==> flow/design.v (excerpt) <==
module SimulatedDevice(
    input[1:0] global_state,
    input sys_clk,
    input rx,
    output tx,
    input turn_left_signal,
    input turn_right_signal,
    input move_forward_signal,
    input move_backward_signal,
    input place_barrier_signal,
    input destroy_barrier_signal,
    input rst,
    input clutch,
    input throttle,
    input brake,
    input power_on,
    input power_off,
    output front_detector,
    output back_detector,
    output left_detector,
    output right_detector,
    output move_backward_light,
    output move_forward_light,
    output turn_left_light,
    output turn_right_light,
    output power_light,
    output reg [2:0] state_light,
    output reg [3:0] moving_light,
    output [7:0] seg1,
    output [7:0] seg2,
    output [7:0] an
    );
    wire power;
    reg [1:0] state;
    reg [3:0] moving_state;
    wire manual_power;
    wire [1:0] next_state1;
    wire [1:0] next_state2;
    wire [1:0] next_state3;
    wire [3:0] next_moving_state1;
    wire [3:0] next_moving_state2;
    wire [3:0] next_moving_state3;
    wire pl_beacon_sig, de_beacon_sig;
    wire next_power;
    engine en(.global_state(global_state), .clk(sys_clk), .rst(rst), .power_on(power_on), .power_off(power_off), 
    .manual_power(manual_power), .next_power(next_power), .power_light(power_light));
    manual ma(.clk(sys_clk), .rst(rst), .power(power), .global_state(global_state), .state(state), .moving_state(moving_state), .clutch(clutch), 
    .brake(brake), .throttle(throttle), .rgs(move_backward_signal), .left(turn_left_signal), 
    .right(turn_right_signal), .next_state(next_state1), .next_moving_state(next_moving_state1),
    .manual_power(manual_power), .turn_left_light(turn_left_light), .turn_right_light(turn_right_light),
    .seg1(seg1), .seg2(seg2), .an(an));
    semiauto sa(.power(power), .global_state(global_state),
    .detector({front_detector, left_detector, right_detector, back_detector}),
    .state(state), .moving_state(moving_state), .rst(rst), .sys_clk(sys_clk), 
    .left(turn_left_signal), .right(turn_right_signal), .straight(move_forward_signal), 
    .back(move_backward_signal), .next_state(next_state2), .next_moving_state(next_moving_state2));
    auto au(.sys_clk(sys_clk), .rst(rst), .power(power), .global_state(global_state), 
  ...
For scale: ~4900 cells after synthesis, roughly 470 flip-flops, roughly 0.032 sq mm of cells after synthesis.
Settings: LEC_CHECK=0, ABC_AREA=1, CAP_MARGIN=20, CELL_PAD_IN_SITES_GLOBAL_PLACEMENT=1, CORE_ASPECT_RATIO=1.57, CORE_MARGIN=4, CORE_UTILIZATION=41, CTS_CLUSTER_SIZE=30, SLEW_MARGIN=20, TNS_END_PERCENT=10; clock period 22.6 ns.
run.sh (not shown) runs the stock make flow with config.mk's settings and CLKGATE_MAP_FILE=.
The baseline passed the timing, DRC and antenna checks.
Then changed:
CELL_PAD_IN_SITES_GLOBAL_PLACEMENT = unset   (was 1)
CORE_ASPECT_RATIO = unset   (was 1.57)
CORE_MARGIN = 2   (was 4)
CORE_UTILIZATION = 62   (was 41)
CTS_CLUSTER_SIZE = unset   (was 30)
TNS_END_PERCENT = unset   (was 10)
clock period = 11.1 ns   (was 22.6 ns; I/O delays follow)
With this change the flow ran to the end with violations: setup timing.
Die size shrinks by 35%.
Hold slack stays flat.
Core utilization is higher by 37 points.
Design area went up by 19%.
Synthesized cell count is unchanged.
Then changed:
ABC_AREA = unset   (was 1)
CORE_UTILIZATION = 18   (was 62)
clock period = 39.5 ns   (was 11.1 ns; I/O delays follow)
Effect: With this change the flow went through all stages and came out clean; setup slack gets better by 13000 ps; register-to-register slack gains 20000 ps; synthesized area went up by 6.7%; final cell count climbs by 11%; die area goes up to 3.6 times its value; cell area drops by 7.5%; via count decreases by 5.7%; sequential power goes down by 72%.
Then changed:
CORE_UTILIZATION = 66   (was 18)
CTS_CLUSTER_SIZE = 80   (was unset)
clock period = 15.1 ns   (was 39.5 ns; I/O delays follow)
After rerunning:
- Now the flow ran to the end with violations: setup timing
- wire length went up by 40%
- area after synthesis stays the same
- global-route usage went up by 29 points
- sequential power went up to 2.6 times its value
- setup slack got worse by 14000 ps
- cell area went up by 17%

Starting RTL as in the previous note.
make LEC_CHECK=0 CAP_MARGIN=5 CORE_MARGIN=2 CORE_UTILIZATION=70 CTS_CLUSTER_DIAMETER=351 CTS_CLUSTER_SIZE=80 HOLD_SLACK_MARGIN=-0.09 MAX_ROUTING_LAYER=met4 SLEW_MARGIN=20 finish   # period 14.4 ns
The baseline stopped in global routing (5_1_grt).
Next try:
--- a/flow/config.mk
+++ b/flow/config.mk
@@ -7,2 +7,3 @@
 export LEC_CHECK = 0
+export ABC_AREA = 1
 export CAP_MARGIN = 5
@@ -10,6 +11,4 @@
 export CORE_UTILIZATION = 70
-export CTS_CLUSTER_DIAMETER = 351
-export CTS_CLUSTER_SIZE = 80
-export HOLD_SLACK_MARGIN = -0.09
-export MAX_ROUTING_LAYER = met4
+export CTS_CLUSTER_DIAMETER = 104
+export SETUP_SLACK_MARGIN = -0.8
 export SLEW_MARGIN = 20
==> flow/constraint.sdc (replaced) <==
create_clock -name core_clock -period 13.3 [get_ports {sys_clk}]
set_input_delay 2.6600 -clock core_clock [delete_from_list [all_inputs] [get_ports {sys_clk}]]
set_output_delay 2.6600 -clock core_clock [all_outputs]
set_load 0.01 [all_outputs]
This time the run reached the layout checks and failed them: capacitance limit, slew limit, setup timing.
Synthesized cell count goes up by 8.1%.
Area after synthesis decreases by 6.3%.
Die area falls by 6.1%.
Next try:
--- a/flow/config.mk
+++ b/flow/config.mk
@@ -8,7 +8,6 @@
 export ABC_AREA = 1
-export CAP_MARGIN = 5
+export CAP_MARGIN = 20
 export CORE_MARGIN = 2
-export CORE_UTILIZATION = 70
-export CTS_CLUSTER_DIAMETER = 104
-export SETUP_SLACK_MARGIN = -0.8
+export CORE_UTILIZATION = 65
+export SETUP_SLACK_MARGIN = -1.06
 export SLEW_MARGIN = 20
==> flow/constraint.sdc (replaced) <==
create_clock -name core_clock -period 15.6 [get_ports {sys_clk}]
set_input_delay 3.1200 -clock core_clock [delete_from_list [all_inputs] [get_ports {sys_clk}]]
set_output_delay 3.1200 -clock core_clock [all_outputs]
set_load 0.01 [all_outputs]
After rerunning: The new run produced a layout that fails on setup timing; die area rose by 7.6%; power goes down by 18%; critical path depth increases by 1.
Next try:
--- a/flow/config.mk
+++ b/flow/config.mk
@@ -10,4 +10,5 @@
 export CORE_MARGIN = 2
-export CORE_UTILIZATION = 65
-export SETUP_SLACK_MARGIN = -1.06
+export CORE_UTILIZATION = 72
+export CTS_CLUSTER_DIAMETER = 382
+export CTS_CLUSTER_SIZE = 98
 export SLEW_MARGIN = 20
==> flow/constraint.sdc (replaced) <==
create_clock -name core_clock -period 11.3 [get_ports {sys_clk}]
set_input_delay 2.2600 -clock core_clock [delete_from_list [all_inputs] [get_ports {sys_clk}]]
set_output_delay 2.2600 -clock core_clock [all_outputs]
set_load 0.01 [all_outputs]
The changed run did not get past global routing (5_1_grt); die area decreases by roughly a tenth; synthesized area does not change; synthesized cell count is unchanged.
Next try:
--- a/flow/config.mk
+++ b/flow/config.mk
@@ -11,4 +11,4 @@
 export CORE_UTILIZATION = 72
-export CTS_CLUSTER_DIAMETER = 382
-export CTS_CLUSTER_SIZE = 98
+export CTS_CLUSTER_DIAMETER = 361
+export PLACE_DENSITY = 0.42
 export SLEW_MARGIN = 20
==> flow/constraint.sdc (replaced) <==
create_clock -name core_clock -period 17.3 [get_ports {sys_clk}]
set_input_delay 3.4600 -clock core_clock [delete_from_list [all_inputs] [get_ports {sys_clk}]]
set_output_delay 3.4600 -clock core_clock [all_outputs]
set_load 0.01 [all_outputs]
With this change the flow produced a clean layout.
Area after synthesis stays the same.
Die area is unchanged.
Synthesized cell count is unchanged.

Setup of job 3544:
SimulatedDevice again, from the RTL that the note above started with.
Design SimulatedDevice, start of the top module:
module SimulatedDevice(
    input[1:0] global_state,
    input sys_clk,
    input rx,
    output tx,
    input turn_left_signal,
    input turn_right_signal,
    input move_forward_signal,
    input move_backward_signal,
    input place_barrier_signal,
    input destroy_barrier_signal,
    input rst,
    input clutch,
    input throttle,
    input brake,
    input power_on,
    input power_off,
    output front_detector,
    output back_detector,
    output left_detector,
    output right_detector,
    output move_backward_light,
    output move_forward_light,
    output turn_left_light,
    output turn_right_light,
    output power_light,
    output reg [2:0] state_light,
    output reg [3:0] moving_light,
    output [7:0] seg1,
    output [7:0] seg2,
    output [7:0] an
    );
Settings: LEC_CHECK=0, ABC_AREA=1, CAP_MARGIN=0, CORE_MARGIN=2, CORE_UTILIZATION=72, CTS_CLUSTER_DIAMETER=233, CTS_CLUSTER_SIZE=48, MAX_ROUTING_LAYER=met4, SETUP_SLACK_MARGIN=-1.06, SLEW_MARGIN=20; clock period 13.6 ns.
Seen in the log of job 3544: ODB-0269 during 5_1_grt, after which the run never completed.
The following lists how job 8245 was set up differently from job 3544:
--- a/flow/config.mk
+++ b/flow/config.mk
@@ -7,10 +7,6 @@
 export LEC_CHECK = 0
 export ABC_AREA = 1
-export CAP_MARGIN = 0
+export CAP_MARGIN = 20
 export CORE_MARGIN = 2
-export CORE_UTILIZATION = 72
-export CTS_CLUSTER_DIAMETER = 233
-export CTS_CLUSTER_SIZE = 48
-export MAX_ROUTING_LAYER = met4
-export SETUP_SLACK_MARGIN = -1.06
+export CORE_UTILIZATION = 52
 export SLEW_MARGIN = 20
==> flow/constraint.sdc <==
create_clock -name core_clock -period 18.9 [get_ports {sys_clk}]
set_input_delay 3.7800 -clock core_clock [delete_from_list [all_inputs] [get_ports {sys_clk}]]
set_output_delay 3.7800 -clock core_clock [all_outputs]
set_load 0.01 [all_outputs]
Findings:
No stage failed in job 8245, and the final checks on the layout all came back clean. Taking job 3544 over job 8245, the placeable core area ratio works out to 0.72. Compared to job 3544, job 8245 was floorplanned on a bigger die. Number of cells after detailed placement sits lower in job 8245 than in job 3544. Comparing job 3544 and job 8245, the lower final weighted congestion in routability-driven placement is on job 8245. Compared with job 3544, in job 8245 pre-CTS setup slack increased by 2440 ps relative to the old numbers; mean post-synth cell area roughly the same. Between job 8245 and job 3544, it is job 8245 whose site row count is higher, by about 18%. Looking only at initial standard-cell utilization of the core, and setting everything else aside, the lower value of job 3544 and job 8245 goes to job 8245. From job 3544 to job 8245 the numbers moved as follows: number of flops mapped to enable cells by yosys held steady, chip height grew by about 17%, total clock buffers created by CTS grew by 40.
diff inputs: job 8245 => job 163
--- a/flow/config.mk
+++ b/flow/config.mk
@@ -9,4 +9,5 @@
 export CAP_MARGIN = 20
 export CORE_MARGIN = 2
-export CORE_UTILIZATION = 52
+export CORE_UTILIZATION = 65
+export SETUP_SLACK_MARGIN = -1.04
 export SLEW_MARGIN = 20
==> flow/constraint.sdc <==
create_clock -name core_clock -period 16.3 [get_ports {sys_clk}]
set_input_delay 3.2600 -clock core_clock [delete_from_list [all_inputs] [get_ports {sys_clk}]]
set_output_delay 3.2600 -clock core_clock [all_outputs]
set_load 0.01 [all_outputs]
Findings:
Per the comparison of job 163 with job 8245, met2 usage in global routing increased 11 points, number of cells on the worst reg-to-reg path now larger, switching power rose by 9.3%, layout overhead on the synthesized area increased by 6.0 points relative to the old numbers, portion of total power attributed to the clock network moved down.
Job 163 does better than job 8245 on clock skew.
The inputs of job 5714 differ from those of job 163 as listed below.
--- a/flow/config.mk
+++ b/flow/config.mk
@@ -9,5 +9,7 @@
 export CAP_MARGIN = 20
 export CORE_MARGIN = 2
-export CORE_UTILIZATION = 65
+export CORE_UTILIZATION = 72
+export CTS_CLUSTER_DIAMETER = 268
+export PLACE_DENSITY = 0.62
 export SETUP_SLACK_MARGIN = -1.04
 export SLEW_MARGIN = 20
==> flow/constraint.sdc <==
create_clock -name core_clock -period 13.6 [get_ports {sys_clk}]
set_input_delay 2.7200 -clock core_clock [delete_from_list [all_inputs] [get_ports {sys_clk}]]
set_output_delay 2.7200 -clock core_clock [all_outputs]
set_load 0.01 [all_outputs]
Results
Ran to the end and failed final checks on setup timing: job 5714. Summary of job 5714 over job 163: share of the clock period used by the worst path went up; utilization rose 16 points; via count saw an increase.
Inputs modified between job 5714 and job 5831:
--- a/flow/config.mk
+++ b/flow/config.mk
@@ -10,6 +10,7 @@
 export CORE_MARGIN = 2
 export CORE_UTILIZATION = 72
-export CTS_CLUSTER_DIAMETER = 268
-export PLACE_DENSITY = 0.62
-export SETUP_SLACK_MARGIN = -1.04
+export CTS_CLUSTER_DIAMETER = 233
+export CTS_CLUSTER_SIZE = 48
+export PLACE_DENSITY_LB_ADDON = 0.16
+export SETUP_SLACK_MARGIN = 4.02
 export SLEW_MARGIN = 20
--- outcome ---
- Comparing job 5714 against job 5831, there is no change at all in adder and majority gate portion of the synthesized area.
- Job 5831: aborted in 5_1_grt (tool error)
- Going from job 5714 to job 5831, clock buffer count from CTS went down 34, height of the chip held.
Input-level comparison between job 1072 and job 5831:
==> flow/config.mk <==
export PLATFORM = sky130hd
export DESIGN_NAME = SimulatedDevice
export DESIGN_NICKNAME = SimulatedDevice
export VERILOG_FILES = /design/flow/design.v
export SDC_FILE = /design/flow/constraint.sdc
export NUM_CORES = 4
export LEC_CHECK = 0
export CAP_MARGIN = 20
export CORE_MARGIN = 2
export CORE_UTILIZATION = 40
export SLEW_MARGIN = 20
==> flow/constraint.sdc <==
create_clock -name core_clock -period 23.9 [get_ports {sys_clk}]
set_input_delay 4.7800 -clock core_clock [delete_from_list [all_inputs] [get_ports {sys_clk}]]
set_output_delay 4.7800 -clock core_clock [all_outputs]
set_load 0.01 [all_outputs]
Notes after the runs:
Job 1072 reached the end of the flow, and the finished layout is clean on the timing, DRC and antenna checks. Relative to job 5831, overall die width increased by about 40% in job 1072. Against job 5831 as the reference, job 1072 delivers a higher area reported by Yosys stat. Looking at and-or/or-and share of the synthesized area across job 5831 and job 1072, the one that comes out higher is job 1072. [job 1072] placer's final routability congestion estimate fell 0.090 relative to job 5831.
No activity file was given, so power comes from the tool's default toggle rates.
